==> inputs of wip/harbor <==
// pe_tile_new_unq1
module pe_tile_new_unq1 (
clk,
config_addr,
config_data,
out_BUS16_S0_T0,
in_BUS16_S0_T0,
out_BUS16_S0_T1,
in_BUS16_S0_T1,
out_BUS16_S0_T2,
in_BUS16_S0_T2,
out_BUS16_S0_T3,
in_BUS16_S0_T3,
out_BUS16_S0_T4,
in_BUS16_S0_T4,
out_BUS16_S1_T0,
in_BUS16_S1_T0,
out_BUS16_S1_T1,
in_BUS16_S1_T1,
out_BUS16_S1_T2,
in_BUS16_S1_T2,
out_BUS16_S1_T3,
in_BUS16_S1_T3,
out_BUS16_S1_T4,
in_BUS16_S1_T4,
out_BUS16_S2_T0,
in_BUS16_S2_T0,
out_BUS16_S2_T1,
in_BUS16_S2_T1,
out_BUS16_S2_T2,
in_BUS16_S2_T2,
out_BUS16_S2_T3,
in_BUS16_S2_T3,
out_BUS16_S2_T4,
in_BUS16_S2_T4,
out_BUS16_S3_T0,
in_BUS16_S3_T0,
out_BUS16_S3_T1,
in_BUS16_S3_T1,
out_BUS16_S3_T2,
in_BUS16_S3_T2,
out_BUS16_S3_T3,
in_BUS16_S3_T3,
out_BUS16_S3_T4,
in_BUS16_S3_T4,
out_BUS1_S0_T0,
in_BUS1_S0_T0,
out_BUS1_S0_T1,
in_BUS1_S0_T1,
out_BUS1_S0_T2,
in_BUS1_S0_T2,
out_BUS1_S0_T3,
in_BUS1_S0_T3,
out_BUS1_S0_T4,
in_BUS1_S0_T4,
out_BUS1_S1_T0,
in_BUS1_S1_T0,
out_BUS1_S1_T1,
in_BUS1_S1_T1,
out_BUS1_S1_T2,
in_BUS1_S1_T2,
out_BUS1_S1_T3,
in_BUS1_S1_T3,
out_BUS1_S1_T4,
in_BUS1_S1_T4,
out_BUS1_S2_T0,
in_BUS1_S2_T0,
out_BUS1_S2_T1,
in_BUS1_S2_T1,
out_BUS1_S2_T2,
in_BUS1_S2_T2,
out_BUS1_S2_T3,
in_BUS1_S2_T3,
out_BUS1_S2_T4,
in_BUS1_S2_T4,
out_BUS1_S3_T0,
in_BUS1_S3_T0,
out_BUS1_S3_T1,
in_BUS1_S3_T1,
out_BUS1_S3_T2,
in_BUS1_S3_T2,
out_BUS1_S3_T3,
in_BUS1_S3_T3,
out_BUS1_S3_T4,
in_BUS1_S3_T4,
reset,
tile_id
);
  input clk;
  input [31:0] config_addr;
  input [31:0] config_data;
  output [15:0] out_BUS16_S0_T0;
  input [15:0] in_BUS16_S0_T0;
  output [15:0] out_BUS16_S0_T1;
  input [15:0] in_BUS16_S0_T1;
  output [15:0] out_BUS16_S0_T2;
  input [15:0] in_BUS16_S0_T2;
  output [15:0] out_BUS16_S0_T3;
  input [15:0] in_BUS16_S0_T3;
  output [15:0] out_BUS16_S0_T4;
  input [15:0] in_BUS16_S0_T4;
  output [15:0] out_BUS16_S1_T0;
  input [15:0] in_BUS16_S1_T0;
  output [15:0] out_BUS16_S1_T1;
  ...
export LEC_CHECK = 0
export ABC_AREA = 1
export CAP_MARGIN = 0
export CELL_PAD_IN_SITES_GLOBAL_PLACEMENT = 3
export CORE_ASPECT_RATIO = 0.86
export CORE_MARGIN = 4
export CORE_UTILIZATION = 48
export CTS_CLUSTER_SIZE = 82
export GPL_TIMING_DRIVEN = 0
export HOLD_SLACK_MARGIN = -0.07
export MAX_ROUTING_LAYER = met5
export SLEW_MARGIN = 25
create_clock -name core_clock -period 20.0 [get_ports {clk}]
run.sh (not shown) runs the stock make flow with config.mk's settings and CLKGATE_MAP_FILE=.
==> wip/garnet: changes against wip/harbor <==
CAP_MARGIN = 20   (was 0)
CELL_PAD_IN_SITES_GLOBAL_PLACEMENT = default   (was 3)
CORE_ASPECT_RATIO = default   (was 0.86)
CORE_MARGIN = 2   (was 4)
CORE_UTILIZATION = 72   (was 48)
CTS_CLUSTER_DIAMETER = 174   (was default)
CTS_CLUSTER_SIZE = 97   (was 82)
GPL_TIMING_DRIVEN = default   (was 0)
HOLD_SLACK_MARGIN = default   (was -0.07)
MAX_ROUTING_LAYER = default   (was met5)
SLEW_MARGIN = 20   (was 25)
==> flow/constraint.sdc (replaced) <==
create_clock -name core_clock -period 16.4 [get_ports {clk}]
set_input_delay 3.2800 -clock core_clock [delete_from_list [all_inputs] [get_ports {clk}]]
set_output_delay 3.2800 -clock core_clock [all_outputs]
set_load 0.01 [all_outputs]
==> results.py <==
# Generated from Yosys and OpenROAD reports
metrics = {
    "yosys": {
        "synth_area_leader_cell": "dfxtp_1",
        "netlist_instances": 7628,
        "synthTopCellsByArea": "dfxtp_1 (20%), nand2_1 (19%), fa_1 (11%)",
        "synth-edff-count": 47,
        "ys_sh_mux": 0,
        "yosys.area_share.adder": 0.148,
        "synthSimpleGateAreaFrac": 0.319,
    },
    "outcome": {
        "status": "aborted with a tool error",
        "lastStage": "global placement without I/O",
        "first-error": "[ERROR GPL-0301] Utilization 118.401 % exceeds 100%.",
    },
    "floorplanning": {
        "die_y_microns": 306,
        "die-area_sq_um": 108000,
        "row_count": 108,
        "initial_core_util": 0.487,
        "die_w_microns": 354,
        "core_region_area_sq_um": 102000,
    },
}
(the above is from wip/harbor)
==> results.py <==
# Generated from Yosys and OpenROAD reports
metrics = {
    "yosys": {
        "yosys.area_share.adder": 0.148,
        "synth-edff-count": 47,
        "synthTopCellsByArea": "dfxtp_1 (20%), nand2_1 (19%), fa_1 (11%)",
        "synthSimpleGateAreaFrac": 0.319,
        "synth_area_leader_cell": "dfxtp_1",
        "ys_sh_mux": 0,
        "netlist_instances": 7628,
    },
    "outcome": {
        "lastStage": "global routing",
        "status": "aborted with a tool error",
        "first-error": "[ERROR GRT-0116] Global routing finished with congestion. Check the congestion regions in the DRC Viewer.",
    },
    "floorplanning": {
        "die-area_sq_um": 70900,
        "core_region_area_sq_um": 68300,
        "die_y_microns": 266,
        "die_w_microns": 266,
    },
    "global_route": {
        "grt.overflow.total": 101,
    },
}
(the above is from wip/garnet)
